==> flow/design.v (excerpt) <==
module vedic_multiplier_32x32_pipelined(
    input clk,
    input [31:0] a, b,
    output reg [63:0] result_32x32
);
Size in the first run: ~6800 cells after synthesis, roughly 460 flip-flops, ~130 I/O pins, about 62000 sq um of cells after synthesis.
clock: 8.14 ns
lec_check: 0
abc_area: 0
cap_margin: 10
core_margin: 2
core_utilization: 30
gpl_routability_driven: 0
gpl_timing_driven: 0
hold_slack_margin: 0.03
slew_margin: 20
run.sh (not shown) runs the stock make flow with config.mk's settings and CLKGATE_MAP_FILE=.
The baseline completed and failed the layout checks on setup timing.
Change:
Settings changed: ABC_AREA 0 to default, CAP_MARGIN 10 to 15, CORE_UTILIZATION 30 to 71, GPL_ROUTABILITY_DRIVEN 0 to default, GPL_TIMING_DRIVEN 0 to default, HOLD_SLACK_MARGIN 0.03 to default, MAX_ROUTING_LAYER from default to met4.
Clock period 8.14 ns to 9.63 ns, I/O delays scaled along.
The new run finished but fails on setup timing.
Non-clock buffer count came out higher by 451.
Die area came out lower by well over a third.
Synthesized cell count does not change.
Global-route usage came out higher by 22 points.
First-iteration DRC count came out higher by well over a third.
Wire length came out higher by a few percent.
Change:
Settings changed: CAP_MARGIN 15 to 20, CORE_UTILIZATION 71 to 72, CTS_CLUSTER_SIZE from default to 95, MAX_ROUTING_LAYER met4 to default, SETUP_SLACK_MARGIN from default to 0.53.
Clock period 9.63 ns to 8.69 ns, I/O delays scaled along.
The new run completed, yet does not pass: setup timing.
Die size shrinks by 1.4%.
Global-route usage went up by 3.2 points.
Wire length goes up by 26%.
Change:
Settings changed: CAP_MARGIN 20 to 30, CORE_UTILIZATION 72 to 40, CTS_CLUSTER_SIZE 95 to default, GPL_ROUTABILITY_DRIVEN from default to 0, SETUP_SLACK_MARGIN 0.53 to default.
Clock period 8.69 ns to 8.47 ns, I/O delays scaled along.
The new run ran to the end with violations: setup timing. Via count came out lower by 16%. Routed wire length went down by 29%. Setup slack gains 2.2 ns. Hold slack gains 0.012 ns. Non-clock buffer count went up by 17.
Change:
Settings changed: CELL_PAD_IN_SITES_GLOBAL_PLACEMENT from default to 1, CORE_ASPECT_RATIO from default to 1.04, CORE_MARGIN 2 to 8, CORE_UTILIZATION 40 to 31, GPL_TIMING_DRIVEN from default to 1, MIN_ROUTING_LAYER from default to met2, SETUP_SLACK_MARGIN from default to 1.08, SLEW_MARGIN 20 to 0, TNS_END_PERCENT from default to 65.
The new run completed and failed the layout checks on setup timing.
Routed wire length increases by 11%.
Utilization drops by 11 points.
Non-clock buffer count came out higher by 62.
Worst hold slack got worse by 0.026 ns.
Final area rises by 1.8%.
Worst setup slack gains 0.088 ns.
Maximum frequency increases by 0.90%.
Synthesized cell count is unchanged.

---

Starting RTL as in the previous note.
==> flow/design.v (excerpt) <==
module vedic_multiplier_32x32_pipelined(
    input clk,
    input [31:0] a, b,
    output reg [63:0] result_32x32
);
export LEC_CHECK = 0
export ABC_AREA = 1
export CAP_MARGIN = 15
export CELL_PAD_IN_SITES_DETAIL_PLACEMENT = 2
export CELL_PAD_IN_SITES_GLOBAL_PLACEMENT = 2
export CORE_MARGIN = 2
export CORE_UTILIZATION = 40
export CTS_CLUSTER_DIAMETER = 185
export GPL_ROUTABILITY_DRIVEN = 1
export HOLD_SLACK_MARGIN = -0.08
export PLACE_DENSITY_LB_ADDON = 0.23
export SETUP_SLACK_MARGIN = 1.56
export SLEW_MARGIN = 20
export TNS_END_PERCENT = 35
create_clock -name core_clock -period 10.2 [get_ports {clk}]
The baseline aborted during global routing (5_1_grt) (ODB-0269).
Rerun with:
Settings changed: ABC_AREA 1 to unset, CAP_MARGIN 15 to 20, CELL_PAD_IN_SITES_DETAIL_PLACEMENT 2 to unset, CELL_PAD_IN_SITES_GLOBAL_PLACEMENT 2 to unset, CORE_UTILIZATION 40 to 71, CTS_CLUSTER_DIAMETER 185 to unset, GPL_ROUTABILITY_DRIVEN 1 to unset, HOLD_SLACK_MARGIN -0.08 to unset, PLACE_DENSITY_LB_ADDON 0.23 to unset, SETUP_SLACK_MARGIN 1.56 to -0.04, TNS_END_PERCENT 35 to unset.
Clock period 10.2 ns to 9.57 ns, I/O delays scaled along.
Effect:
- This time the run completed and failed the layout checks on setup timing
- synthesized cell count decreases by about 26%
- area after synthesis goes down by about 7%
- die size decreases by about 50%
Rerun with:
Settings changed: CAP_MARGIN 20 to 15, SETUP_SLACK_MARGIN -0.04 to 1.53.
Clock period 9.57 ns to 6.24 ns, I/O delays scaled along.
What happened:
- The new run finished but fails on antenna rules, setup timing
- die area stays the same
- utilization increases by 3.5 points
- global-route usage increases by 3.4 points
- synthesized area stays the same
- via count rises by 7.7%
- count of clock-buffer cells in the layout increases by 3
Rerun with:
Settings changed: CTS_CLUSTER_SIZE set to 41, HOLD_SLACK_MARGIN set to -0.1, MAX_ROUTING_LAYER set to met4, PLACE_DENSITY set to 0.66, SETUP_SLACK_MARGIN 1.53 to unset.
Clock period 6.24 ns to 9.32 ns, I/O delays scaled along.
Effect:
- This time the run finished with setup timing left
- non-clock buffer count fell by 204
- global-route usage fell by 1.3 points
- die size does not change

---

Starting RTL as in the previous note.
make LEC_CHECK=0 CAP_MARGIN=40 CORE_MARGIN=2 CORE_UTILIZATION=72 CTS_CLUSTER_SIZE=42 HOLD_SLACK_MARGIN=0.27 PLACE_DENSITY_LB_ADDON=0.01 SETUP_SLACK_MARGIN=-0.68 SLEW_MARGIN=20 finish   # period 7.27 ns
The starting point finished but failed the layout checks on setup timing.
Edit:
CAP_MARGIN = 20   (was 40)
CORE_UTILIZATION = 25   (was 72)
CTS_CLUSTER_SIZE = default   (was 42)
HOLD_SLACK_MARGIN = default   (was 0.27)
PLACE_DENSITY_LB_ADDON = default   (was 0.01)
SETUP_SLACK_MARGIN = default   (was -0.68)
clock period = 14.8 ns   (was 7.27 ns; I/O delays follow)
This time the run went through all stages and came out clean.
Clock-buffer cell count is higher by 5.
Global-route usage goes down by 28 points.
Cell count rose by 14%.
First-iteration DRC count fell by 65%.
Worst setup slack improves by 4.7 ns.
Synthesized area stays the same.

---

Setup of before:
vedic_multiplier_32x32_pipelined again, from the RTL that the note above started with.
## vedic_multiplier_32x32_pipelined
module vedic_multiplier_32x32_pipelined(
    input clk,
    input [31:0] a, b,
    output reg [63:0] result_32x32
);
make LEC_CHECK=0 ABC_AREA=0 CAP_MARGIN=10 CORE_MARGIN=2 CORE_UTILIZATION=30 GPL_ROUTABILITY_DRIVEN=0 GPL_TIMING_DRIVEN=0 HOLD_SLACK_MARGIN=0.03 MAX_ROUTING_LAYER=met4 SLEW_MARGIN=20 TNS_END_PERCENT=25 finish   # period 8.14 ns
The layout from before, despite a flow that completed every stage, fails the layout checks, with the failing checks listed as negative setup slack.
Inputs modified between before and after:
- clearing TNS_END_PERCENT, which used to be 25
- swapping 0.03 for 0.29 in HOLD_SLACK_MARGIN
- swapping 10 for 15 in CAP_MARGIN
- clearing ABC_AREA, which used to be 0
- clearing GPL_ROUTABILITY_DRIVEN, which used to be 0
- swapping 30 for 71 in CORE_UTILIZATION
- clearing GPL_TIMING_DRIVEN, which used to be 0
- putting SETUP_SLACK_MARGIN at -0.46 where nothing was set
- swapping 8.14 for 9.63 in the clock period (ns, I/O delays scaled along)
--- outcome ---
- Per the comparison of after with before, layout overhead on the synthesized area up 1.4 points; via count up 3,730; slew at the pin with the worst max-slew slack down 0.10 ns; wire length of the first global-routing pass down about 1.5%.
- In the final reports, the cell area of after is larger than that of before.
- On critical path depth: between before and after, it ends up lower for after.
- Clock edge transition at the registers on the reported setup and hold paths for after is lower than for before.
- Going from before to after, post-layout utilization of the core grows by 50 points.
- Status after: flow complete, layout not clean - negative setup slack
- Cmp before and after / die height / lower: after

---

Setup of build 82:
The RTL this note starts from:
==> flow/design.v <==
module half_adder(a, b, sum, carry);
	input a, b;
	output sum, carry;
	assign sum = a^b;
	assign carry = a&b;
endmodule
module add4b(a,b,sum);
	input [3:0] a,b;
	output [3:0] sum;
	wire [3:0] sum;
	assign sum = a + b;
endmodule
module add6b(a, b, sum);
	input [5:0] a,b;
	output [5:0] sum;
	wire [5:0] sum;
	assign sum = a + b;
endmodule
module add8b(a,b,sum);
	input [7:0] a,b;
	output [7:0] sum;
	wire [7:0] sum;
	assign sum = a + b;
endmodule
module add12b(a,b,sum);
	input [11:0] a,b;
	output [11:0] sum;
	wire [11:0] sum;
	assign sum = a + b;
endmodule
module add16b(a,b,sum);
	input [15:0] a,b;
	output [15:0] sum;
	wire [15:0] sum;
	assign sum = a + b;
endmodule
module add24b(a,b,sum);
	input [23:0] a,b;
	output [23:0] sum;
	wire [23:0] sum;
	assign sum = a + b;
endmodule
module add32b(a,b,sum);
	input [31:0] a,b;
	output [31:0] sum;
	wire [31:0] sum;
	assign sum = a + b;
endmodule
module add48b (
    input [47:0] a,
    input [47:0] b,
    output [47:0] sum
);
    assign sum = a + b;
endmodule
module vedic_multiplier_2x2(a, b, result_2x2);
	input[1:0] a, b;
	output[3:0] result_2x2;
	wire[3:0] temp;
	assign result_2x2[0] = a[0] & b[0];
	assign temp[0] = a[0] & b[1];
	assign temp[1] = a[1] & b[0];
	assign temp[2] = a[1] & b[1];
	half_adder h1(temp[0], temp[1], result_2x2[1], temp[3]);
	half_adder h2(temp[2], temp[3], result_2x2[2], result_2x2[3]);
endmodule
module vedic_multiplier_4x4(a, b, result_4x4);
	input[3:0] a, b;
	output[7:0] result_4x4;
	wire[3:0] q0, q1, q2, q3, w0, w1;
	wire[5:0] w2, w3, w4, w5, w6;
	vedic_multiplier_2x2 v2_0(a[1:0], b[1:0], q0[3:0]);
	vedic_multiplier_2x2 v2_1(a[1:0], b[3:2], q1[3:0]);
	vedic_multiplier_2x2 v2_2(a[3:2], b[1:0], q2[3:0]);
	vedic_multiplier_2x2 v2_3(a[3:2], b[3:2], q3[3:0]);
	assign w0[3:0] = {2'b0, q0[3:2]};
	add4b a4_0(w0[3:0], q1[3:0], w1[3:0]);
	assign w2 = {2'b0, q2[3:0]};
	assign w3 = {q3[3:0], 2'b0};
	add6b a6_0(w2, w3, w4);
	assign w5 = {2'b0, w1[3:0]};
	add6b a6_1(w4, w5, w6);
	assign result_4x4[7:2] = w6[5:0];
	assign result_4x4[1:0] = q0[1:0];
endmodule
module vedic_multiplier_8x8(a, b, result_8x8);
	input[7:0] a, b;
	output[15:0] result_8x8;
	wire[15:0] q0, q1, q2, q3;
	wire[7:0] w0, w1;
	wire[11:0] w2, w3, w4, w5, w6;
	vedic_multiplier_4x4 v4_0(a[3:0], b[3:0], q0[15:0]);
	vedic_multiplier_4x4 v4_1(a[3:0], b[7:4], q1[15:0]);
	vedic_multiplier_4x4 v4_2(a[7:4], b[3:0], q2[15:0]);
	vedic_multiplier_4x4 v4_3(a[7:4], b[7:4], q3[15:0]);
   assign w0[7:0] = {4'b0, q0[7:4]};
	add8b a8_0(w0, q1, w1);
	assign w2 = {4'b0, q2[7:0]};
	assign w3 = {q3[7:0], 4'b0};
	add12b a12_0(w2, w3, w4);
	assign w5 = {4'b0, w1[7:0]};
	add12b a12_1(w4, w5, w6);
	assign result_8x8[15:4] = w6[11:0];
	assign result_8x8[3:0] = q0[3:0];
endmodule
module vedic_multiplier_16x16(a, b, result_16x16);
	input[15:0] a, b;
	output[31:0] result_16x16;
	wire[15:0] q0, q1, q2, q3;
	wire[15:0] w0, w1;
	wire[23:0] w2, w3, w4, w5, w6;
	vedic_multiplier_8x8 v8_0(a[7:0], b[7:0], q0[15:0]);
	vedic_multiplier_8x8 v8_1(a[7:0], b[15:8], q1[15:0]);
	vedic_multiplier_8x8 v8_2(a[15:8], b[7:0], q2[15:0]);
	vedic_multiplier_8x8 v8_3(a[15:8], b[15:8], q3[15:0]);
   assign w0[15:0] = {8'b0, q0[15:8]};
	add16b a16_0(w0, q1, w1);
	assign w2 = {8'b0, q2[15:0]};
	assign w3 = {q3[15:0], 8'b0};
	add24b a24_0(w2, w3, w4);
	assign w5 = {8'b0, w1[15:0]};
	add24b a24_1(w4, w5, w6);
	assign result_16x16[31:8] = w6[23:0];
	assign result_16x16[7:0] = q0[7:0];
endmodule
module vedic_multiplier_32x32_pipelined(
    input clk,
    input [31:0] a, b,
    output reg [63:0] result_32x32
);
    wire [31:0] q0, q1, q2, q3;
    reg [31:0] q0_reg, q1_reg, q2_reg, q3_reg;
    reg [31:0] w1_reg;
    reg [47:0] w2, w3, w4_reg, w5_reg, w6_reg;
    reg [15:0] lo_d1, lo_d2, lo_d3;
    vedic_multiplier_16x16 v16_0(.a(a[15:0]), .b(b[15:0]), .result_16x16(q0));
    vedic_multiplier_16x16 v16_1(.a(a[15:0]), .b(b[31:16]), .result_16x16(q1));
    vedic_multiplier_16x16 v16_2(.a(a[31:16]), .b(b[15:0]), .result_16x16(q2));
    vedic_multiplier_16x16 v16_3(.a(a[31:16]), .b(b[31:16]), .result_16x16(q3));
    always @(posedge clk) begin
        q0_reg <= q0;
        q1_reg <= q1;
        q2_reg <= q2;
        q3_reg <= q3;
    end
    always @(posedge clk) begin
        w1_reg <= {16'b0, q0_reg[31:16]} + q1_reg;
    end
    always @(posedge clk) begin
        w2 <= {16'b0, q2_reg};
        w3 <= {q3_reg, 16'b0};
        w4_reg <= w2 + w3;
    end
    always @(posedge clk) begin
        w5_reg <= {16'b0, w1_reg};
        w6_reg <= w4_reg + w5_reg;
    end
    always @(posedge clk) begin
        lo_d1 <= q0_reg[15:0];
        lo_d2 <= lo_d1;
        lo_d3 <= lo_d2;
    end
	 always @(posedge clk) begin
	     result_32x32[63:16] <= w6_reg;
        result_32x32[15:0] <= lo_d3;
	 end 
endmodule
export LEC_CHECK = 0
export CAP_MARGIN = 15
export CELL_PAD_IN_SITES_DETAIL_PLACEMENT = 0
export CORE_MARGIN = 2
export CORE_UTILIZATION = 72
export CTS_CLUSTER_SIZE = 32
export GPL_ROUTABILITY_DRIVEN = 1
export HOLD_SLACK_MARGIN = -0.08
export PLACE_DENSITY = 0.66
export SETUP_SLACK_MARGIN = -0.59
export SLEW_MARGIN = 20
export TNS_END_PERCENT = 5
create_clock -name core_clock -period 6.24 [get_ports {clk}]
Build 82 finished every stage; the final checks, however, were not passed, the failures being setup timing.
#### Input delta (build 61 over build 82)
# build 82
export LEC_CHECK = 0
export CAP_MARGIN = 15
export CELL_PAD_IN_SITES_DETAIL_PLACEMENT = 0
export CORE_MARGIN = 2
export CORE_UTILIZATION = 72
export CTS_CLUSTER_SIZE = 32
export GPL_ROUTABILITY_DRIVEN = 1
export HOLD_SLACK_MARGIN = -0.08
export PLACE_DENSITY = 0.66
export SETUP_SLACK_MARGIN = -0.59
export SLEW_MARGIN = 20
export TNS_END_PERCENT = 5
create_clock -name core_clock -period 6.24 [get_ports {clk}]
# build 61
export LEC_CHECK = 0
export CAP_MARGIN = 20
export CORE_MARGIN = 2
export CORE_UTILIZATION = 40
export SLEW_MARGIN = 20
create_clock -name core_clock -period 11.2 [get_ports {clk}]
Findings:
Build 61 went all the way through the flow, and no timing, DRC or antenna check failed. In the reports for build 61 and build 82, the smaller standard-cell row count belongs to build 82. In the tables for build 61 and build 82, number of setup buffers added after CTS reads lower with build 61. Compared with build 82, in build 61 worst path setup slack after routing shows an increase of 3760 ps, endpoint required time on the critical path shows an increase of 4910 ps, number of clock-tree buffers in the layout shows an increase of 7.8%. The final cell utilization of the core of build 61 falls short of that of build 82 by 42 points.
What build 13 does differently from build 61 at the input level:
# build 61
export LEC_CHECK = 0
export CAP_MARGIN = 20
export CORE_MARGIN = 2
export CORE_UTILIZATION = 40
export SLEW_MARGIN = 20
create_clock -name core_clock -period 11.2 [get_ports {clk}]
# build 13
export LEC_CHECK = 0
export ABC_AREA = 1
export CAP_MARGIN = 20
export CORE_MARGIN = 2
export CORE_UTILIZATION = 34
export GPL_ROUTABILITY_DRIVEN = 0
export GPL_TIMING_DRIVEN = 0
export HOLD_SLACK_MARGIN = 0.03
export SLEW_MARGIN = 20
create_clock -name core_clock -period 8.14 [get_ports {clk}]
### Flow results
Build 61 completed; timing, DRC and antenna clean
Build 13: all stages done; final checks FAILED (setup timing).
In build 13, count of clock-buffer cells in the layout is lower than in build 61.
The inputs of build 25 differ from those of build 13 as listed below.
# build 13
export LEC_CHECK = 0
export ABC_AREA = 1
export CAP_MARGIN = 20
export CORE_MARGIN = 2
export CORE_UTILIZATION = 34
export GPL_ROUTABILITY_DRIVEN = 0
export GPL_TIMING_DRIVEN = 0
export HOLD_SLACK_MARGIN = 0.03
export SLEW_MARGIN = 20
create_clock -name core_clock -period 8.14 [get_ports {clk}]
# build 25
export LEC_CHECK = 0
export CAP_MARGIN = 20
export CORE_MARGIN = 2
export CORE_UTILIZATION = 72
export CTS_CLUSTER_SIZE = 42
export PLACE_DENSITY_LB_ADDON = 0.01
export SETUP_SLACK_MARGIN = 1.01
export SLEW_MARGIN = 20
create_clock -name core_clock -period 9.32 [get_ports {clk}]
Results
Build 25: all stages done; final checks FAILED (setup timing). Remaining max-slew budget at the tightest pin, build 25 and build 13, lower one = build 13. Yosys synthesis chip area shrinks by a few percent when moving from build 13 to build 25. Synthesis-to-layout area growth: build 25 vs build 13 up 4.1 points. Between build 25 and build 13, arrival time at the worst endpoint is higher for build 25, build 13 comes in under that. Slew of the pin with the lowest slew margin: build 25 vs build 13 down 120 ps. The multiplexer area fraction after synthesis was comparable across build 25 and build 13.
## Diff of input files: build 1 against build 25
# build 25
export LEC_CHECK = 0
export CAP_MARGIN = 20
export CORE_MARGIN = 2
export CORE_UTILIZATION = 72
export CTS_CLUSTER_SIZE = 42
export PLACE_DENSITY_LB_ADDON = 0.01
export SETUP_SLACK_MARGIN = 1.01
export SLEW_MARGIN = 20
create_clock -name core_clock -period 9.32 [get_ports {clk}]
# build 1
export LEC_CHECK = 0
export CAP_MARGIN = 20
export CORE_MARGIN = 2
export CORE_UTILIZATION = 57
export SETUP_SLACK_MARGIN = 1.63
export SLEW_MARGIN = 20
create_clock -name core_clock -period 7.95 [get_ports {clk}]
Findings:
Build 1: all stages done; final checks FAILED (setup timing). Relative to build 25, die extent in y increased by 12% in build 1. Changes observed in build 1 relative to build 25: post-layout period usage of the worst path rose by 8.3 points; number of failing hold endpoints at the final stage comparable. From build 25 to build 1, xor and xnor area share after synthesis did not move at all. Sequential share of layout area was lower in the run labelled build 1. Of build 1 and build 25, the run reporting the lower total global-route track usage was build 1. Build 1 vs build 25 — layout overhead on the synthesized area rose 2.3 points.
The following lists how build 12 was set up differently from build 1:
# build 1
export LEC_CHECK = 0
export CAP_MARGIN = 20
export CORE_MARGIN = 2
export CORE_UTILIZATION = 57
export SETUP_SLACK_MARGIN = 1.63
export SLEW_MARGIN = 20
create_clock -name core_clock -period 7.95 [get_ports {clk}]
# build 12
export LEC_CHECK = 0
export CAP_MARGIN = 20
export CORE_MARGIN = 2
export CORE_UTILIZATION = 60
export SLEW_MARGIN = 20
create_clock -name core_clock -period 11.2 [get_ports {clk}]
Setup slack: build 12 more than build 1
Hold slack: build 12 worse than build 1
Build 12 completed end to end with timing, DRC and antenna clean.
Number of cells on the critical path (build 12 vs. build 1) decreases by more than 10%
[compare] base=build 1 new=build 12: routed wire length moved down, largest stage delay on the critical path now sits at about the same level.
Of build 1 and build 12, the lower number of fill cells belongs to build 1.
